==> inputs of juniper <==
Design fp_multiplier, start of the top module:
module fp_multiplier(input [31:0] a,input [31:0] b,output [31:0]out,input clk,
	input rst,input in_valid,output out_valid);
	wire S3,overflow;
	wire [47:0] productd,wallace_out,product;
	wire [7:0] exponent1,exponent2;
	wire [15:0] trim;
	wire [22:0] prod;
	wire [31:0] out1,out2,out3,out1d,out2d,out3d,outd;
	wire [31:0] a15,b15,a16,b16,a17,b17,a18,b18;
	sideband side(clk,a,b,a15,b15,a16,b16,a17,b17,a18,b18);
	reg [18:0] valid;
	always @(posedge clk)
	begin
		if(rst)
			valid <= 19'b0;
		else
			valid <= {valid[17:0],in_valid};
	end
	assign out_valid = valid[18];
	xor (S3,a15[31],b15[31]);
	wallace w1({8'b0,1'b1,a[22:0]},{8'b0,1'b1,b[22:0]},clk,{trim,productd});
	DFF DFF1[47:0] (productd[47:0],clk,1'b0,product[47:0]);
	assign overflow=product[47];
	assign wallace_out=product;
	adder_8bit adder1(a15[30:23],b15[30:23],overflow,exponent1);
	adder_8bit subtract_127(exponent1,8'b10000000,1'b1,exponent2);
	shifter_1bit shift [22:0] (prod[22:0],overflow, wallace_out[45:23], wallace_out[46:24]);
	assign out1d={S3,exponent2,prod};
	DFF DFF3 [31:0] (out1d,clk,1'b0,out1);
  ...
Settings: LEC_CHECK=0, ABC_AREA=0, CAP_MARGIN=10, CELL_PAD_IN_SITES_DETAIL_PLACEMENT=0, CORE_MARGIN=2, CORE_UTILIZATION=59, CTS_CLUSTER_DIAMETER=199, GPL_ROUTABILITY_DRIVEN=1, MIN_ROUTING_LAYER=met1, SETUP_SLACK_MARGIN=0.47, SLEW_MARGIN=15; clock period 3.07 ns.
run.sh (not shown) runs the stock make flow with config.mk's settings and CLKGATE_MAP_FILE=.
==> inputs of willow, as changes to juniper <==
==> flow/config.mk (replaced) <==
export PLATFORM = sky130hd
export DESIGN_NAME = fp_multiplier
export DESIGN_NICKNAME = fp_multiplier
export VERILOG_FILES = /design/flow/design.v
export SDC_FILE = /design/flow/constraint.sdc
export NUM_CORES = 4
export LEC_CHECK = 0
export CAP_MARGIN = 20
export CORE_MARGIN = 2
export CORE_UTILIZATION = 40
export SLEW_MARGIN = 20
==> flow/constraint.sdc (replaced) <==
create_clock -name core_clock -period 2.5 [get_ports {clk}]
set_input_delay 0.5000 -clock core_clock [delete_from_list [all_inputs] [get_ports {clk}]]
set_output_delay 0.5000 -clock core_clock [all_outputs]
set_load 0.01 [all_outputs]
==> inputs of nickel, as changes to juniper <==
--- a/flow/config.mk
+++ b/flow/config.mk
@@ -9,9 +9,10 @@
 export CAP_MARGIN = 10
 export CELL_PAD_IN_SITES_DETAIL_PLACEMENT = 0
 export CORE_MARGIN = 2
-export CORE_UTILIZATION = 59
-export CTS_CLUSTER_DIAMETER = 199
+export CORE_UTILIZATION = 72
+export CTS_CLUSTER_DIAMETER = 330
 export GPL_ROUTABILITY_DRIVEN = 1
 export MIN_ROUTING_LAYER = met1
-export SETUP_SLACK_MARGIN = 0.47
+export PLACE_DENSITY = 0.61
+export SETUP_SLACK_MARGIN = -0.14
 export SLEW_MARGIN = 15
==> flow/constraint.sdc (replaced) <==
create_clock -name core_clock -period 1.4 [get_ports {clk}]
set_input_delay 0.2800 -clock core_clock [delete_from_list [all_inputs] [get_ports {clk}]]
set_output_delay 0.2800 -clock core_clock [all_outputs]
set_load 0.01 [all_outputs]
==> inputs of indigo, as changes to juniper <==
--- a/flow/config.mk
+++ b/flow/config.mk
@@ -6,12 +6,16 @@
 export NUM_CORES = 4
 export LEC_CHECK = 0
 export ABC_AREA = 0
-export CAP_MARGIN = 10
+export CAP_MARGIN = 5
 export CELL_PAD_IN_SITES_DETAIL_PLACEMENT = 0
+export CELL_PAD_IN_SITES_GLOBAL_PLACEMENT = 3
+export CORE_ASPECT_RATIO = 1.01
 export CORE_MARGIN = 2
-export CORE_UTILIZATION = 59
+export CORE_UTILIZATION = 32
 export CTS_CLUSTER_DIAMETER = 199
 export GPL_ROUTABILITY_DRIVEN = 1
+export MAX_ROUTING_LAYER = met4
 export MIN_ROUTING_LAYER = met1
+export PLACE_DENSITY_LB_ADDON = 0.18
 export SETUP_SLACK_MARGIN = 0.47
 export SLEW_MARGIN = 15
==> qor summary <==
                                                                      willow                   indigo                  juniper                      nickel
Fin area                                                          85700 sq um              87100 sq um              83800 sq um                 84400 sq um
Register fraction of the total cell area                                59.8%                    58.8%                    61.1%                       60.8%
Die Outline Area                                                 186000 sq um             232000 sq um             127000 sq um                104000 sq um
Most used routing layer in global routing                                met2                     met1                     met1                        met2
RePlAce Congestion                                                      0.745                    0.687                    0.748                       0.773
Internal portion of total power                                       79.8 mW                  67.7 mW                  63.8 mW                      138 mW
Number of buffers and inverters on the critical path                        3                        1                        1                           1
Maximum single-stage delay on the critical path                       0.40 ns                  0.42 ns                  0.40 ns                     0.40 ns
Diode insertion count for antenna repair                                    3                        7                        4                           3
Height of the die                                                      432 um                   485 um                   356 um                      323 um
DP Cell Count                                                            7014                     7658                     6272                        6042
Clk ins delay skew pair                                               0.85 ns                  0.87 ns                  0.80 ns                     0.79 ns
Detailed-route wire length                                          108000 um                125000 um                108000 um                   123000 um
CTS Hold Buffers Added                                                      0                        0                        0                          18
Critical-path maximum fanout                                                3                        5                        4                           3
Post-route insts no fill                                                 7458                     8153                     6696                        6463
Row count                                                                 156                      176                      129                         116
Core region area                                                 181000 sq um             227000 sq um             123000 sq um                100000 sq um
Portion of the layout cell area used by clock cells                     9.74%                    10.8%                    9.38%                       8.43%
Area growth from synthesis to final layout                              17.1%                    19.1%                    14.6%                       15.3%
Status                                                complete, no violations  complete, no violations  complete, no violations  complete, but fails checks
Layout check failures                                                       -                        -                        -        negative setup slack
Final-layout clock buffer total                                           335                      419                      346                         329
Setup violations, final                                                     0                        0                        0                          74
Post-Route M1 WL                                                     51300 um                 64400 um                 55200 um                    52800 um
GR met1 Demand/Resource                                                 15.9%                    16.2%                    26.7%                       30.7%
Layout Utilization                                                      47.3%                    38.3%                    68.0%                       84.0%
Combinational share of cell area                                        24.5%                    24.1%                    25.0%                       25.2%

========
==> inputs of run a <==
fp_multiplier again, from the RTL that the note above started with.
Settings: LEC_CHECK=0, ABC_AREA=0, CAP_MARGIN=10, CELL_PAD_IN_SITES_DETAIL_PLACEMENT=0, CORE_MARGIN=2, CORE_UTILIZATION=72, CTS_CLUSTER_DIAMETER=93, CTS_CLUSTER_SIZE=32, GPL_ROUTABILITY_DRIVEN=1, MIN_ROUTING_LAYER=met1, PLACE_DENSITY_LB_ADDON=0.0, SETUP_SLACK_MARGIN=0.22, SLEW_MARGIN=15; clock period 2.02 ns.
==> run b (differences from run a) <==
==> flow/config.mk (replaced) <==
export PLATFORM = sky130hd
export DESIGN_NAME = fp_multiplier
export DESIGN_NICKNAME = fp_multiplier
export VERILOG_FILES = /design/flow/design.v
export SDC_FILE = /design/flow/constraint.sdc
export NUM_CORES = 4
export LEC_CHECK = 0
export CAP_MARGIN = 20
export CORE_MARGIN = 2
export CORE_UTILIZATION = 40
export SLEW_MARGIN = 20
==> flow/constraint.sdc (replaced) <==
create_clock -name core_clock -period 2.44 [get_ports {clk}]
set_input_delay 0.4880 -clock core_clock [delete_from_list [all_inputs] [get_ports {clk}]]
set_output_delay 0.4880 -clock core_clock [all_outputs]
set_load 0.01 [all_outputs]
==> run c (differences from run a) <==
==> flow/config.mk (replaced) <==
export PLATFORM = sky130hd
export DESIGN_NAME = fp_multiplier
export DESIGN_NICKNAME = fp_multiplier
export VERILOG_FILES = /design/flow/design.v
export SDC_FILE = /design/flow/constraint.sdc
export NUM_CORES = 4
export LEC_CHECK = 0
export CAP_MARGIN = 20
export CORE_MARGIN = 2
export CORE_UTILIZATION = 63
export SLEW_MARGIN = 20
==> flow/constraint.sdc (replaced) <==
create_clock -name core_clock -period 1.32 [get_ports {clk}]
set_input_delay 0.2640 -clock core_clock [delete_from_list [all_inputs] [get_ports {clk}]]
set_output_delay 0.2640 -clock core_clock [all_outputs]
set_load 0.01 [all_outputs]
==> comparison table <==
| quantity | run a | run b | run c |
|---|---|---|---|
| CORE AREA | 0.1004 mm2 | 0.1813 mm2 | 0.1157 mm2 |
| Per-cell via count in the routed design | 4.915 | 4.107 | 4.656 |
| Post-placement cell area | 0.07638 mm2 | 0.07742 mm2 | 0.07694 mm2 |
| TAP cells | 1357 | 2370 | 1524 |
| Status | failed layout checks | timing/DRC/antenna clean | failed layout checks |
| Reasons for failing layout checks | setup timing | - | setup timing |
| Chip Height | 322.8 um | 431.7 um | 344.8 um |
| Setup crit end | DFF3[30].Q | DFF3[28].Q | DFF3[30].Q |
| Util after Layout | 0.7852 | 0.4722 | 0.7373 |
| GRT met3 Usage | 0.03158 | 0.02695 | 0.03919 |
| Top routing layer used | met4 | met4 | met5 |
| Fraction of area in non-clock buffers | 0.02638 | 0.02248 | 0.03098 |
| Slowest cell on the critical path | sky130_fd_sc_hd__fa_2 | sky130_fd_sc_hd__or3_4 | sky130_fd_sc_hd__or3b_4 |
| Worst ir drop on vdd | 0.9279 mV | 0.8027 mV | 1.473 mV |
| Combinational share of cell area | 0.2679 | 0.2451 | 0.2500 |
| Power dissipated in sequential cells | 70.9 mW | 58.6 mW | 109 mW |
| Setup slack of the critical path after layout | -0.1958 ns | 0.1084 ns | -0.9086 ns |
| Total number of placement rows | 116 | 156 | 125 |
| Total vias in the final route | 30060 | 30640 | 31030 |
| Non-Filler Instances | 6116 | 7461 | 6663 |
| Number of nets in the layout | 5556 | 5696 | 5750 |
| Area fraction of clock buffers and clock inverters | 0.02976 | 0.09507 | 0.09146 |
| Total combinational power | 12.3 mW | 9.79 mW | 20.0 mW |
| Unrepaired setup endpoints after global routing | yes | no | yes |
| Area used by multi-input combinational logic | 0.02113 mm2 | 0.02099 mm2 | 0.02133 mm2 |
| Clock skew after layout | 0.02153 ns | 0.03598 ns | 0.02859 ns |
| Number of warnings in the stage logs | 61 | 58 | 63 |
| Arr. time, crit path | 2.84 ns | 3.05 ns | 2.93 ns |
Power figures rest on the tool's default switching activity, not on a simulated workload.
